==> v6 <==
==> flow/design.v <==
module OQ1_Stopwatch(AN, Seg, Dot, CLK, Start, RESET);  
	output [3:0] AN;
	output [6:0] Seg;
	output Dot;
	input CLK, Start, RESET;
	parameter R = 2'b00;
    parameter W = 2'b01;
    parameter C = 2'b10;	
	reg  [11:0] divider_ds;
	reg  [5:0]  divider_ms;
	reg  [6:0]  Seg_Temp;
	reg  [3:0]  D3,D2,D1,D0,D_Temp,AN_Temp;
	reg  [1:0]  state,n_state;
	reg         dp;
	wire        RTC_ds,RTC_ms;
	always @(posedge CLK or posedge RESET) begin
	  if(RESET) divider_ms <= 0;
	  else if(divider_ms==32) divider_ms <= 0;
      else divider_ms <= divider_ms + 1;
    end
    assign RTC_ms = ((divider_ms == 32)?1'b1:1'b0);
	always @(posedge CLK or posedge RESET) begin
      if(RESET) divider_ds <= 0;
      else if(divider_ds==3276) divider_ds <= 0;
      else if(state==C) divider_ds <= divider_ds + 1;
    end
    assign RTC_ds = ((divider_ds == 3276)?1'b1:1'b0);
	always@(posedge CLK or posedge RESET) begin
      if(RESET) begin
        state <= R;
        D3 <= 0;
        D2 <= 0;
        D1 <= 0;
        D0 <= 0;
      end else begin
        state <= n_state;
        if(RTC_ds) begin
          if(D0 == 9) begin
            D0 <= 0;
            if(D1 == 9) begin
              D1 <= 0;
              if(D2 == 9) begin
                D2 <= 0;
                if(D3 == 9) begin
                  D3 <= 0;                  
                end else begin
                  D3 <= D3 + 1;
                end                    
              end else begin
                D2 <= D2 + 1;
              end      
            end else begin
              D1 <= D1 + 1;
            end
          end else begin
            D0 <= D0 + 1;
          end
        end      
      end
    end
    always@(*) begin
      case (state)
        R : if(RESET) n_state = R;
            else if(Start && !RESET) n_state = C;
            else n_state = W;
        W : if(RESET) n_state = R;
            else if(Start && !RESET) n_state = C;
            else n_state = W;
        C : if(RESET) n_state = R;
            else n_state = C;        
        default : n_state = R;
      endcase
    end
    always@(posedge CLK or posedge RESET) begin
      if(RESET) begin
        D_Temp  <= 4'b0000;
        AN_Temp <= 4'b1110;
        dp      <= 1'b0;
      end else if(RTC_ms) begin
      case(AN_Temp)
        4'b0111 : begin
                    D_Temp <= D0;
                    AN_Temp <= 4'b1110;
                    dp <= 1;
                  end
        4'b1110 : begin
                    D_Temp <= D1;
                    AN_Temp <= 4'b1101;
                    dp <= 0;
                  end
        4'b1101 : begin
                    D_Temp <= D2;
                    AN_Temp <= 4'b1011;
                    dp <= 1;
                  end
        4'b1011 : begin
                    D_Temp <= D3;
                    AN_Temp <= 4'b0111;
                    dp <= 1;
                  end
      endcase
      end
    end    
    always @(*) begin
        case(D_Temp)
          0 : Seg_Temp=7'b1000000; 
          1 : Seg_Temp=7'b1111001; 
          2 : Seg_Temp=7'b0100100; 
          3 : Seg_Temp=7'b0110000; 
          4 : Seg_Temp=7'b0011001; 
          5 : Seg_Temp=7'b0010010; 
          6 : Seg_Temp=7'b0000010; 
          7 : Seg_Temp=7'b1111000; 
          8 : Seg_Temp=7'b0000000; 
          9 : Seg_Temp=7'b0011000; 
          default : Seg_Temp=7'b0111111; 
      endcase
    end
    assign Seg = Seg_Temp;
    assign AN = AN_Temp;
    assign Dot = dp;
endmodule
==> flow/run.sh <==
#!/bin/bash
# the make line also repeats each setting of config.mk as NAME=value (left out here)
make -C /OpenROAD-flow-scripts/flow DESIGN_CONFIG=/design/flow/config.mk WORK_HOME=/design/flow/orfs CLKGATE_MAP_FILE= finish
==> flow/config.mk <==
export PLATFORM = sky130hd
export DESIGN_NAME = OQ1_Stopwatch
export DESIGN_NICKNAME = OQ1_Stopwatch
export VERILOG_FILES = /design/flow/design.v
export SDC_FILE = /design/flow/constraint.sdc
export NUM_CORES = 4
export LEC_CHECK = 0
export CAP_MARGIN = 20
export CORE_MARGIN = 2
export CORE_UTILIZATION = 58
export CTS_CLUSTER_SIZE = 57
export SETUP_SLACK_MARGIN = 1.54
export SLEW_MARGIN = 20
==> flow/constraint.sdc <==
create_clock -name core_clock -period 5.49 [get_ports {CLK}]
set_input_delay 1.0980 -clock core_clock [delete_from_list [all_inputs] [get_ports {CLK}]]
set_output_delay 1.0980 -clock core_clock [all_outputs]
set_load 0.01 [all_outputs]
==> inputs of v15, as changes to v6 <==
CORE_UTILIZATION = 40   (was 58)
CTS_CLUSTER_SIZE = not set   (was 57)
MAX_ROUTING_LAYER = met4   (was not set)
PLACE_DENSITY_LB_ADDON = 0.16   (was not set)
SETUP_SLACK_MARGIN = not set   (was 1.54)
TNS_END_PERCENT = 5   (was not set)
==> flow/constraint.sdc (replaced) <==
create_clock -name core_clock -period 10.0 [get_ports {CLK}]
set_input_delay 2.0000 -clock core_clock [delete_from_list [all_inputs] [get_ports {CLK}]]
set_output_delay 2.0000 -clock core_clock [all_outputs]
set_load 0.01 [all_outputs]
==> inputs of v30, as changes to v6 <==
CORE_ASPECT_RATIO = 0.87   (was not set)
CORE_UTILIZATION = 72   (was 58)
CTS_CLUSTER_SIZE = 21   (was 57)
GPL_TIMING_DRIVEN = 1   (was not set)
MAX_ROUTING_LAYER = met4   (was not set)
MIN_ROUTING_LAYER = met1   (was not set)
PLACE_DENSITY_LB_ADDON = 0.03   (was not set)
SETUP_SLACK_MARGIN = not set   (was 1.54)
TNS_END_PERCENT = 20   (was not set)
==> flow/constraint.sdc (replaced) <==
create_clock -name core_clock -period 2.85 [get_ports {CLK}]
set_input_delay 0.5700 -clock core_clock [delete_from_list [all_inputs] [get_ports {CLK}]]
set_output_delay 0.5700 -clock core_clock [all_outputs]
set_load 0.01 [all_outputs]
==> notes <==
In v6 the clock-buffer cell count is lower than in v30, by 1.
In synthesized cell count, v30 and v15 do not differ.
First-iteration DRC count, highest first: v30, v6, v15.
Final cell count: v30 < v6 < v15.
In v6 the register-to-register slack is better than in v30, by 2.3 ns.
In v15 the design area is higher than in v30, by 0.93%.
In area after synthesis, v30 and v15 do not differ.
Via count: v6 < v15 < v30.
The highest clock power belongs to v30, the lowest to v15.
==> figures <==
quantity	v30	v6	v15
Core Density at Floorplan	74.60%	60.01%	41.10%
Net switching power figure	0.3341 mW	0.1690 mW	0.09130 mW
Avg WL per Cell	15.91 um	14.27 um	13.83 um
Wire length the detailed router placed on met1	2401 um	2385 um	2338 um
First DRT Iteration DRCs	178	115	92
Grt met1 use	41.34%	29.35%	19.75%
Outcome	timing/DRC/antenna clean	timing/DRC/antenna clean	timing/DRC/antenna clean
Worst reg2reg path depth	4	6	7
Combinational group power	0.115 mW	0.0553 mW	0.0311 mW
CP most frequent cell	-	o21ai_0	o21ai_0
Die area	4102 um^2	5025 um^2	7148 um^2
Worst max-slew margin expressed relative to the limit	63.17%	40.80%	63.00%
Non-Clock Buffer Count	16	15	16
Tally of filler cells in the layout	225	360	641
Non-clock buffer share	5.489%	5.099%	5.439%
Power Dens Cells	440.9 nW/um^2	265.7 nW/um^2	120.4 nW/um^2
Cell-internal power	0.9120 mW	0.6001 mW	0.2522 mW
Final Worst Setup Slack	0.3142 ns	2.449 ns	6.041 ns
Via count of the first global-routing pass	1,841	1,794	1,819

---

==> inputs of branch indigo <==
Starts from the design.v that is shown in full above.
clock: 2.19 ns
lec_check: 0
abc_area: 1
cap_margin: 20
core_margin: 2
core_utilization: 72
cts_cluster_diameter: 109
cts_cluster_size: 95
place_density_lb_addon: 0.0
setup_slack_margin: 0.64
slew_margin: 20
tns_end_percent: 5
run.sh (not shown) runs the stock make flow with config.mk's settings and CLKGATE_MAP_FILE=.
==> inputs of branch nickel, as changes to branch indigo <==
- ABC_AREA: 1 -> not set
- CORE_ASPECT_RATIO: not set -> 0.5
- CORE_UTILIZATION: 72 -> 70
- CTS_CLUSTER_DIAMETER: 109 -> not set
- CTS_CLUSTER_SIZE: 95 -> not set
- PLACE_DENSITY_LB_ADDON: 0.0 -> not set
- SETUP_SLACK_MARGIN: 0.64 -> 2.38
- TNS_END_PERCENT: 5 -> not set
==> flow/constraint.sdc (replaced) <==
create_clock -name core_clock -period 10.0 [get_ports {CLK}]
set_input_delay 2.0000 -clock core_clock [delete_from_list [all_inputs] [get_ports {CLK}]]
set_output_delay 2.0000 -clock core_clock [all_outputs]
set_load 0.01 [all_outputs]
==> inputs of branch lagoon, as changes to branch indigo <==
- ABC_AREA: 1 -> not set
- CORE_UTILIZATION: 72 -> 40
- CTS_CLUSTER_DIAMETER: 109 -> not set
- CTS_CLUSTER_SIZE: 95 -> not set
- PLACE_DENSITY_LB_ADDON: 0.0 -> not set
- SETUP_SLACK_MARGIN: 0.64 -> -0.35
- TNS_END_PERCENT: 5 -> not set
==> flow/constraint.sdc (replaced) <==
create_clock -name core_clock -period 3.94 [get_ports {CLK}]
set_input_delay 0.7880 -clock core_clock [delete_from_list [all_inputs] [get_ports {CLK}]]
set_output_delay 0.7880 -clock core_clock [all_outputs]
set_load 0.01 [all_outputs]
==> qor summary <==
quantity                                                                     branch indigo            branch lagoon            branch nickel
Fraction of the core area covered by cells at the end of the flow                    0.850                    0.454                    0.810
Logic power comb                                                                  0.202 mW                0.0794 mW                0.0352 mW
Number of well taps                                                                     48                       77                       51
Worst hold path depth                                                                    2                        1                        1
Count of filler cells inserted in the layout                                           232                      632                      228
Sum of buffers and inverters on the critical path                                        3                        2                        2
P_clk                                                                             0.517 mW                 0.294 mW                 0.116 mW
Result of the run                                                  complete, no violations  complete, no violations  complete, no violations
Logic share of the area                                                              0.483                    0.475                    0.482
Non-clock buffer area fraction after layout                                         0.0523                   0.0541                   0.0522
Share of the clock period used by the worst path                                     0.849                    0.689                    0.397
Xor/xnor share                                                                      0.0319                   0.0743                   0.0743
Met3 Wirelength                                                                     257 µm                    97 µm                   172 µm
Grt met3 use                                                                        0.0494                   0.0236                   0.0562
Fraction of area in clock buffers and inverters                                     0.0290                   0.0327                   0.0332

---

==> inputs of run F <==
Starts from the design.v that is shown in full above.
export LEC_CHECK = 0
export CAP_MARGIN = 20
export CELL_PAD_IN_SITES_DETAIL_PLACEMENT = 0
export CELL_PAD_IN_SITES_GLOBAL_PLACEMENT = 2
export CORE_ASPECT_RATIO = 0.74
export CORE_MARGIN = 3
export CORE_UTILIZATION = 62
export MIN_ROUTING_LAYER = met2
export PLACE_DENSITY_LB_ADDON = 0.24
export SETUP_SLACK_MARGIN = -0.09
export SLEW_MARGIN = 0
create_clock -name core_clock -period 4.52 [get_ports {CLK}]
==> run R: changes against run F <==
CAP_MARGIN = 5   (was 20)
CELL_PAD_IN_SITES_DETAIL_PLACEMENT = 1   (was 0)
CELL_PAD_IN_SITES_GLOBAL_PLACEMENT = not set   (was 2)
CORE_ASPECT_RATIO = not set   (was 0.74)
CORE_MARGIN = 2   (was 3)
CORE_UTILIZATION = 40   (was 62)
HOLD_SLACK_MARGIN = 0.17   (was not set)
MIN_ROUTING_LAYER = not set   (was met2)
PLACE_DENSITY_LB_ADDON = not set   (was 0.24)
SETUP_SLACK_MARGIN = not set   (was -0.09)
SLEW_MARGIN = 20   (was 0)
==> flow/constraint.sdc (replaced) <==
create_clock -name core_clock -period 10.0 [get_ports {CLK}]
set_input_delay 2.0000 -clock core_clock [delete_from_list [all_inputs] [get_ports {CLK}]]
set_output_delay 2.0000 -clock core_clock [all_outputs]
set_load 0.01 [all_outputs]
==> run H: changes against run F <==
ABC_AREA = 1   (was not set)
CELL_PAD_IN_SITES_DETAIL_PLACEMENT = not set   (was 0)
CELL_PAD_IN_SITES_GLOBAL_PLACEMENT = not set   (was 2)
CORE_ASPECT_RATIO = not set   (was 0.74)
CORE_MARGIN = 2   (was 3)
CORE_UTILIZATION = 72   (was 62)
CTS_CLUSTER_SIZE = 97   (was not set)
MIN_ROUTING_LAYER = not set   (was met2)
PLACE_DENSITY_LB_ADDON = not set   (was 0.24)
SETUP_SLACK_MARGIN = not set   (was -0.09)
SLEW_MARGIN = 20   (was 0)
TNS_END_PERCENT = 5   (was not set)
==> flow/constraint.sdc (replaced) <==
create_clock -name core_clock -period 2.37 [get_ports {CLK}]
set_input_delay 0.4740 -clock core_clock [delete_from_list [all_inputs] [get_ports {CLK}]]
set_output_delay 0.4740 -clock core_clock [all_outputs]
set_load 0.01 [all_outputs]
==> out/results.txt <==
Status: stopped before the end
Stopped at: 3_1_place_gp_skip_io
Tool Error: [ERROR FLW-0024] Place density exceeds 1.0 (current PLACE_DENSITY_LB_ADDON =  0.24). Please check if the value of  PLACE_DENSITY_LB_ADDON is between 0 and 0.99.
Core area: 0.00387 sq mm
Die X: 81.2 um
Commonest cells in the synthesized netlist: dfrtp_1, nor2_1, nand2_1
Chip Height: 61.7 um
Xor/xnor share: 7.43%
Synthesized area: 0.00259 sq mm
Yosys stat chip area: 0.00259 sq mm
Syn avg cell area: 9.76 sq um
Yosys top cell by instances: dfrtp_1
The numbers above come from run F.

==> out/results.txt <==
Xor/xnor share: 7.43%
Synthesized area: 0.00259 sq mm
Chip Height: 84.5 um
Yosys top cell by instances: dfrtp_1
Die X: 84.5 um
Commonest cells in the synthesized netlist: dfrtp_1, nor2_1, nand2_1
Design area: 0.00289 sq mm
Core area: 0.00631 sq mm
Status: timing/DRC/antenna clean
Top delay family on crit path: buffers and inverters
The numbers above come from run R.

==> out/results.txt <==
Syn avg cell area: 7.43 sq um
CTS resizes: 1
Yosys top cell by instances: nand2_1
VDD IR max: 596 uV
Largest power group: registers
Xor/xnor share: 3.19%
CP Launch Type: flip-flop
# clock sinks: 44
Synthesized area: 0.00275 sq mm
First-pass GRT wire length: 9870 um
CTS Hold Bufs: 0
Wire length on met3: 184 um
Core area: 0.00366 sq mm
Status: timing/DRC/antenna clean
GR Util met1: 35.6%
Chip Height: 65.8 um
The numbers above come from run H.

Power and IR drop assume default switching activity.
